== raven ==
Design DCIM, start of the top module:
module DCIM (
    input clk,
    input rst_n,
    input in_valid,
    input [127:0] in_data1,
    input [127:0] in_data2,
    input [127:0] in_data3,
    input [127:0] in_data4, 
    output reg out_valid,
    output reg [12:0] O1,
    output reg [12:0] O2,
    output reg [12:0] O3,
    output reg [12:0] O4
);
reg [127:0] in_data1_dff, in_data2_dff, in_data3_dff, in_data4_dff;
always @(posedge clk) begin
    in_data1_dff <= in_data1;
    in_data2_dff <= in_data2;
    in_data3_dff <= in_data3;
    in_data4_dff <= in_data4;
end
reg in_valid_dff, in_valid_d2, in_valid_d3, in_valid_d4, in_valid_d5, in_valid_d6, in_valid_d7, in_valid_d8;
reg [1:0] cnt;
always @(posedge clk or negedge rst_n) begin
    if (!rst_n) begin
        in_valid_dff <= 1'b0;
        in_valid_d2 <= 1'b0;
        in_valid_d3 <= 1'b0;
        in_valid_d4 <= 1'b0;
        in_valid_d5 <= 1'b0;
        in_valid_d6 <= 1'b0;
        in_valid_d7 <= 1'b0;
        in_valid_d8 <= 1'b0;
    end
    else begin
        in_valid_dff <= in_valid;
        in_valid_d2 <= in_valid_dff;
        in_valid_d3 <= in_valid_d2;
        in_valid_d4 <= in_valid_d3;
        in_valid_d5 <= in_valid_d4;
        in_valid_d6 <= in_valid_d5;
        in_valid_d7 <= in_valid_d6;
        in_valid_d8 <= in_valid_d7;
    end
end
reg [4:0] sum1_1 [0:15], sum2_1 [0:15], sum3_1 [0:15], sum4_1 [0:15];
reg [5:0] sum1_2 [0:7], sum2_2 [0:7], sum3_2 [0:7], sum4_2 [0:7];
reg [6:0] sum1_3 [0:3], sum2_3 [0:3], sum3_3 [0:3], sum4_3 [0:3];
reg [7:0] sum1_4 [0:1], sum2_4 [0:1], sum3_4 [0:1], sum4_4 [0:1];
reg [8:0] sum1_5, sum2_5, sum3_5, sum4_5;
generate
    genvar i_1;
    for (i_1 = 0; i_1 < 16; i_1 = i_1 + 1) begin
        always @(posedge clk) begin
            sum1_1[i_1] <= in_data1_dff[127-i_1*8:124-i_1*8] + in_data1_dff[123-i_1*8:120-i_1*8];
            sum2_1[i_1] <= in_data2_dff[127-i_1*8:124-i_1*8] + in_data2_dff[123-i_1*8:120-i_1*8];
            sum3_1[i_1] <= in_data3_dff[127-i_1*8:124-i_1*8] + in_data3_dff[123-i_1*8:120-i_1*8];
            sum4_1[i_1] <= in_data4_dff[127-i_1*8:124-i_1*8] + in_data4_dff[123-i_1*8:120-i_1*8];
        end
    end
endgenerate
generate
    genvar i_2;
    for (i_2 = 0; i_2 < 8; i_2 = i_2 + 1) begin
        always @(posedge clk) begin
            sum1_2[i_2] <= sum1_1[i_2*2] + sum1_1[i_2*2+1];
            sum2_2[i_2] <= sum2_1[i_2*2] + sum2_1[i_2*2+1];
  ...
Settings: LEC_CHECK=0, ABC_AREA=0, CAP_MARGIN=20, CELL_PAD_IN_SITES_DETAIL_PLACEMENT=0, CELL_PAD_IN_SITES_GLOBAL_PLACEMENT=0, CORE_MARGIN=4, CORE_UTILIZATION=56, CTS_CLUSTER_SIZE=88, GPL_ROUTABILITY_DRIVEN=1, MAX_ROUTING_LAYER=met5, PLACE_DENSITY=0.84, SETUP_SLACK_MARGIN=0.61, SLEW_MARGIN=20, TNS_END_PERCENT=60; clock period 3.55 ns.
run.sh (not shown) runs the stock make flow with config.mk's settings and CLKGATE_MAP_FILE=.
Setup changes, raven to harbor
Settings: GPL_ROUTABILITY_DRIVEN: 1 -> unset; CELL_PAD_IN_SITES_DETAIL_PLACEMENT: 0 -> unset; CORE_MARGIN: 4 -> 2; MAX_ROUTING_LAYER: met5 -> unset; CORE_UTILIZATION: 56 -> 72; CELL_PAD_IN_SITES_GLOBAL_PLACEMENT: 0 -> unset; SETUP_SLACK_MARGIN: 0.61 -> unset; CTS_CLUSTER_DIAMETER: unset -> 374; CTS_CLUSTER_SIZE: 88 -> 98; TNS_END_PERCENT: 60 -> unset; PLACE_DENSITY: 0.84 -> 0.4; ABC_AREA: 0 -> 1; the clock period (ns, I/O delays scaled along): 3.55 -> 1.21.
==> results <==
Re placement-stage cell area: raven was lower than harbor.
Die area (harbor vs. raven) decreases by more than 10%
What ended harbor was a tool error in clock tree synthesis; the run never finished.
Of harbor and raven, the higher count of standard-cell rows belongs to raven.
What willow does differently from harbor at the input level:
Settings: CTS_CLUSTER_DIAMETER now 318, was 374; CTS_CLUSTER_SIZE now 37, was 98; PLACE_DENSITY no longer set, was 0.4; HOLD_SLACK_MARGIN now 0.29, previously not set; SETUP_SLACK_MARGIN now -0.15, previously not set; ABC_AREA no longer set, was 1; the clock period (ns, I/O delays scaled along) now 1.66, was 1.21.
## What came out
Going from harbor to willow, adder and majority cell fraction of the synthesized area grows by 0.27 points.
Status(willow) = ERROR, stage = global routing
Re I/O pin count: no difference whatsoever between harbor and willow.
willow vs. harbor: floorplan core area fell 0.0012 mm^2, simple-gate share of the synthesized area went down by 2.6 points, die area shrank by 1.3%, cell total in the yosys stat output went down, post-synthesis instance area decreased by 660 um^2 relative to the old numbers.
For instance tally after logic synthesis, dividing the value from willow by the value from harbor gives 0.882.

* * *

DCIM again, from the RTL that the note above started with.
## DCIM
module DCIM (
    input clk,
    input rst_n,
    input in_valid,
    input [127:0] in_data1,
    input [127:0] in_data2,
    input [127:0] in_data3,
    input [127:0] in_data4, 
    output reg out_valid,
    output reg [12:0] O1,
    output reg [12:0] O2,
    output reg [12:0] O3,
    output reg [12:0] O4
);
reg [127:0] in_data1_dff, in_data2_dff, in_data3_dff, in_data4_dff;
always @(posedge clk) begin
    in_data1_dff <= in_data1;
    in_data2_dff <= in_data2;
    in_data3_dff <= in_data3;
    in_data4_dff <= in_data4;
end
reg in_valid_dff, in_valid_d2, in_valid_d3, in_valid_d4, in_valid_d5, in_valid_d6, in_valid_d7, in_valid_d8;
reg [1:0] cnt;
always @(posedge clk or negedge rst_n) begin
    if (!rst_n) begin
        in_valid_dff <= 1'b0;
        in_valid_d2 <= 1'b0;
        in_valid_d3 <= 1'b0;
        in_valid_d4 <= 1'b0;
        in_valid_d5 <= 1'b0;
        in_valid_d6 <= 1'b0;
        in_valid_d7 <= 1'b0;
        in_valid_d8 <= 1'b0;
    end
    else begin
        in_valid_dff <= in_valid;
        in_valid_d2 <= in_valid_dff;
        in_valid_d3 <= in_valid_d2;
        in_valid_d4 <= in_valid_d3;
        in_valid_d5 <= in_valid_d4;
        in_valid_d6 <= in_valid_d5;
        in_valid_d7 <= in_valid_d6;
        in_valid_d8 <= in_valid_d7;
    end
end
reg [4:0] sum1_1 [0:15], sum2_1 [0:15], sum3_1 [0:15], sum4_1 [0:15];
reg [5:0] sum1_2 [0:7], sum2_2 [0:7], sum3_2 [0:7], sum4_2 [0:7];
reg [6:0] sum1_3 [0:3], sum2_3 [0:3], sum3_3 [0:3], sum4_3 [0:3];
reg [7:0] sum1_4 [0:1], sum2_4 [0:1], sum3_4 [0:1], sum4_4 [0:1];
reg [8:0] sum1_5, sum2_5, sum3_5, sum4_5;
generate
    genvar i_1;
    for (i_1 = 0; i_1 < 16; i_1 = i_1 + 1) begin
        always @(posedge clk) begin
            sum1_1[i_1] <= in_data1_dff[127-i_1*8:124-i_1*8] + in_data1_dff[123-i_1*8:120-i_1*8];
            sum2_1[i_1] <= in_data2_dff[127-i_1*8:124-i_1*8] + in_data2_dff[123-i_1*8:120-i_1*8];
  ...
Settings: LEC_CHECK=0, ABC_AREA=1, CAP_MARGIN=25, CELL_PAD_IN_SITES_DETAIL_PLACEMENT=1, CORE_ASPECT_RATIO=1.4, CORE_MARGIN=3, CORE_UTILIZATION=32, CTS_CLUSTER_DIAMETER=372, GPL_ROUTABILITY_DRIVEN=1, GPL_TIMING_DRIVEN=1, MAX_ROUTING_LAYER=met4, MIN_ROUTING_LAYER=met2, PLACE_DENSITY_LB_ADDON=0.0, SETUP_SLACK_MARGIN=0.32, SLEW_MARGIN=40, TNS_END_PERCENT=90; clock period 3.05 ns.
==> next run, changes <==
Settings changed: CAP_MARGIN 25 to 20, CELL_PAD_IN_SITES_DETAIL_PLACEMENT 1 to default, CORE_ASPECT_RATIO 1.4 to default, CORE_MARGIN 3 to 2, CORE_UTILIZATION 32 to 72, CTS_CLUSTER_DIAMETER 372 to default, CTS_CLUSTER_SIZE from default to 98, GPL_ROUTABILITY_DRIVEN 1 to default, GPL_TIMING_DRIVEN 1 to default, MAX_ROUTING_LAYER met4 to default, MIN_ROUTING_LAYER met2 to default, PLACE_DENSITY from default to 0.38, PLACE_DENSITY_LB_ADDON 0.0 to default, SETUP_SLACK_MARGIN 0.32 to default, SLEW_MARGIN 40 to 20, TNS_END_PERCENT 90 to default.
Clock period 3.05 ns to 1.21 ns, I/O delays scaled along.
After rerunning: Now the flow ended with an error in clock tree synthesis on DPL-0038; synthesized area stays the same; die size decreases by 56%; synthesized cell count is unchanged.

* * *

Setup of build 77:
DCIM again, from the RTL that the note above started with.
Settings: LEC_CHECK=0, ABC_AREA=1, CAP_MARGIN=35, CORE_ASPECT_RATIO=1.36, CORE_MARGIN=4, CORE_UTILIZATION=48, CTS_CLUSTER_DIAMETER=21, GPL_ROUTABILITY_DRIVEN=0, HOLD_SLACK_MARGIN=0.2, MIN_ROUTING_LAYER=met2, SETUP_SLACK_MARGIN=0.11, SLEW_MARGIN=20, TNS_END_PERCENT=95; clock period 1.39 ns.
The final report for build 77 shows a completed flow and a layout that fails verification, specifically negative setup slack.
### build 77 -> trial 42
# build 77
export LEC_CHECK = 0
export ABC_AREA = 1
export CAP_MARGIN = 35
export CORE_ASPECT_RATIO = 1.36
export CORE_MARGIN = 4
export CORE_UTILIZATION = 48
export CTS_CLUSTER_DIAMETER = 21
export GPL_ROUTABILITY_DRIVEN = 0
export HOLD_SLACK_MARGIN = 0.2
export MIN_ROUTING_LAYER = met2
export SETUP_SLACK_MARGIN = 0.11
export SLEW_MARGIN = 20
export TNS_END_PERCENT = 95
create_clock -name core_clock -period 1.39 [get_ports {clk}]
# trial 42
export LEC_CHECK = 0
export CAP_MARGIN = 20
export CORE_MARGIN = 2
export CORE_UTILIZATION = 70
export CTS_CLUSTER_SIZE = 37
export SETUP_SLACK_MARGIN = -0.13
export SLEW_MARGIN = 20
create_clock -name core_clock -period 1.78 [get_ports {clk}]
Notes after the runs:
In trial 42 the implementation ran to completion but is not tape-out ready, as the final checks report negative setup slack.
Core area went down by more than a quarter going from build 77 to trial 42.
Build 77 vs trial 42, group drawing the most power: clock vs sequential cells
The cell count of trial 42 falls short of that of build 77 by 2106.
Delta(power, trial 42 - build 77) < 0
Of trial 42 and build 77, the lower layout clock buffer count belongs to trial 42.

* * *

== run 1 ==
Starting RTL as in the previous note.
==> flow/config.mk <==
export PLATFORM = sky130hd
export DESIGN_NAME = DCIM
export DESIGN_NICKNAME = DCIM
export VERILOG_FILES = /design/flow/design.v
export SDC_FILE = /design/flow/constraint.sdc
export NUM_CORES = 4
export LEC_CHECK = 0
export ABC_AREA = 1
export CAP_MARGIN = 0
export CORE_MARGIN = 2
export CORE_UTILIZATION = 72
export CTS_CLUSTER_DIAMETER = 346
export CTS_CLUSTER_SIZE = 15
export GPL_ROUTABILITY_DRIVEN = 0
export HOLD_SLACK_MARGIN = 0.29
export MIN_ROUTING_LAYER = met1
export PLACE_DENSITY = 0.65
export SETUP_SLACK_MARGIN = -0.16
export SLEW_MARGIN = 40
==> flow/constraint.sdc <==
create_clock -name core_clock -period 2.48 [get_ports {clk}]
set_input_delay 0.4960 -clock core_clock [delete_from_list [all_inputs] [get_ports {clk}]]
set_output_delay 0.4960 -clock core_clock [all_outputs]
set_load 0.01 [all_outputs]
Run 1: flow complete, layout not clean; failing: setup timing
What run 2 does differently from run 1 at the input level:
==> flow/config.mk <==
export PLATFORM = sky130hd
export DESIGN_NAME = DCIM
export DESIGN_NICKNAME = DCIM
export VERILOG_FILES = /design/flow/design.v
export SDC_FILE = /design/flow/constraint.sdc
export NUM_CORES = 4
export LEC_CHECK = 0
export ABC_AREA = 1
export CAP_MARGIN = 20
export CORE_MARGIN = 2
export CORE_UTILIZATION = 72
export CTS_CLUSTER_SIZE = 10
export SLEW_MARGIN = 20
==> flow/constraint.sdc <==
create_clock -name core_clock -period 1.21 [get_ports {clk}]
set_input_delay 0.2420 -clock core_clock [delete_from_list [all_inputs] [get_ports {clk}]]
set_output_delay 0.2420 -clock core_clock [all_outputs]
set_load 0.01 [all_outputs]
Findings:
Mapped cell area: run 1 vs run 2 identical
Run 2 vs run 1, half-perimeter wire length after placement went up by about 18%.
Run 1 -> run 2: net count after synthesis delta 0, exact match
On worst setup slack before clock tree synthesis: between run 1 and run 2, it ends up higher for run 1.
Finished, but not clean: run 1, with setup timing.
Run 2 did not make it past clock tree synthesis, where a tool error ended it.
When the final numbers for run 1 and run 2 were put side by side, the placement-stage cell area turned out to be smaller in run 1.
### run 2 -> run 3
diff --git a/flow/config.mk b/flow/config.mk
--- a/flow/config.mk
+++ b/flow/config.mk
@@ -7,3 +7,2 @@
 export LEC_CHECK = 0
-export ABC_AREA = 1
 export CAP_MARGIN = 20
@@ -11,3 +10,5 @@
 export CORE_UTILIZATION = 72
-export CTS_CLUSTER_SIZE = 10
+export CTS_CLUSTER_DIAMETER = 318
+export CTS_CLUSTER_SIZE = 14
+export SETUP_SLACK_MARGIN = -0.13
 export SLEW_MARGIN = 20
==> flow/constraint.sdc <==
create_clock -name core_clock -period 1.78 [get_ports {clk}]
set_input_delay 0.3560 -clock core_clock [delete_from_list [all_inputs] [get_ports {clk}]]
set_output_delay 0.3560 -clock core_clock [all_outputs]
set_load 0.01 [all_outputs]
==> results <==
- Nothing crashed in run 3 and all stages finished; the problem is that the final layout failed, the offending checks being setup timing.
- Summary — area fraction in mux cells, run 3 relative to run 2: higher, by 0.28 points.
- Taking run 2 as the reference, in run 3 fraction of registers with async set or reset after synthesis level, yosys synthesis chip area dropped about 1.3%.
- Instance count of the mapped netlist (run 2 / run 3): 1.13
Modified inputs, run 4 compared to run 3
diff --git a/flow/config.mk b/flow/config.mk
--- a/flow/config.mk
+++ b/flow/config.mk
@@ -7,3 +7,3 @@
 export LEC_CHECK = 0
-export CAP_MARGIN = 20
+export CAP_MARGIN = 15
 export CORE_MARGIN = 2
@@ -11,4 +11,5 @@
 export CTS_CLUSTER_DIAMETER = 318
-export CTS_CLUSTER_SIZE = 14
-export SETUP_SLACK_MARGIN = -0.13
+export CTS_CLUSTER_SIZE = 37
+export HOLD_SLACK_MARGIN = 0.28
+export SETUP_SLACK_MARGIN = -0.15
 export SLEW_MARGIN = 20
==> flow/constraint.sdc <==
create_clock -name core_clock -period 1.64 [get_ports {clk}]
set_input_delay 0.3280 -clock core_clock [delete_from_list [all_inputs] [get_ports {clk}]]
set_output_delay 0.3280 -clock core_clock [all_outputs]
set_load 0.01 [all_outputs]
--- outcome ---
- Run 4 never completed, since it errored out during global routing.
- Cmp run 3 and run 4 / cell area after placement / lower: run 3
- Summary of run 4 over run 3: estimated wirelength of the detail-placed design went up by about 1%; number of placed cells counting well taps went up by 69.
- In the metrics for run 3 and run 4, the one carrying the higher number of levels in the clock H-tree is run 3.

* * *

DCIM again, from the RTL that the note above started with.
make LEC_CHECK=0 ABC_AREA=1 CAP_MARGIN=20 CORE_MARGIN=3 CORE_UTILIZATION=47 CTS_CLUSTER_DIAMETER=372 GPL_ROUTABILITY_DRIVEN=1 GPL_TIMING_DRIVEN=0 MIN_ROUTING_LAYER=met1 PLACE_DENSITY=0.76 SETUP_SLACK_MARGIN=-0.03 SLEW_MARGIN=15 TNS_END_PERCENT=5 finish   # period 3.05 ns
Rerun with:
Settings changed: CORE_MARGIN 3 to 2, CORE_UTILIZATION 47 to 65, CTS_CLUSTER_DIAMETER 372 to unset, CTS_CLUSTER_SIZE set to 98, GPL_ROUTABILITY_DRIVEN 1 to unset, GPL_TIMING_DRIVEN 0 to unset, MIN_ROUTING_LAYER met1 to unset, PLACE_DENSITY 0.76 to unset, SETUP_SLACK_MARGIN -0.03 to unset, SLEW_MARGIN 15 to 20, TNS_END_PERCENT 5 to unset.
Clock period 3.05 ns to 1.21 ns, I/O delays scaled along.
The new run ended with an error in global routing (DPL-0038).
Area after synthesis is unchanged.
Die area falls by 28%.
Synthesized cell count does not change.
Rerun with:
Settings changed: ABC_AREA 1 to unset, CORE_UTILIZATION 65 to 40, CTS_CLUSTER_SIZE 98 to unset, MAX_ROUTING_LAYER set to met4, SLEW_MARGIN 20 to 0, TNS_END_PERCENT set to 15.
Clock period 1.21 ns to 2.4 ns, I/O delays scaled along.
Effect: Now the flow passed the timing, DRC and antenna checks; die size grows by 59%; synthesized area fell by 1.3%; synthesized cell count goes down by 12%.
Rerun with:
Settings changed: CORE_UTILIZATION 40 to 72, MAX_ROUTING_LAYER met4 to unset, SETUP_SLACK_MARGIN set to 0.23, SLEW_MARGIN 0 to 20, TNS_END_PERCENT 15 to unset.
Clock period 2.4 ns to 1.13 ns, I/O delays scaled along.
Effect:
- The new run stopped in clock tree synthesis, error DPL-0038
- area after synthesis does not change
- die area goes down by about 44%
- synthesized cell count is unchanged
Rerun with:
Settings changed: CORE_UTILIZATION 72 to 40, SETUP_SLACK_MARGIN 0.23 to unset.
Clock period 1.13 ns to 2.4 ns, I/O delays scaled along.
This time the run finished with timing, DRC and antenna clean.
Die size is higher by well over a third.
Synthesized area does not change.
Synthesized cell count stays the same.
Rerun with:
Settings changed: ABC_AREA set to 0, CAP_MARGIN 20 to 15, CORE_MARGIN 2 to 9, CTS_CLUSTER_SIZE set to 93, MAX_ROUTING_LAYER set to met4, MIN_ROUTING_LAYER set to met2, SETUP_SLACK_MARGIN set to 0.06, TNS_END_PERCENT set to 15.
After rerunning: Routed wire length is higher by 8.5%. Final area barely changes. Worst hold slack loses 0.017 ns. Synthesized area does not change. Setup slack gains 0.018 ns. Total power is higher by 1.3%. Via count is higher by 39%.
Power is estimated from default activity; no workload was simulated.
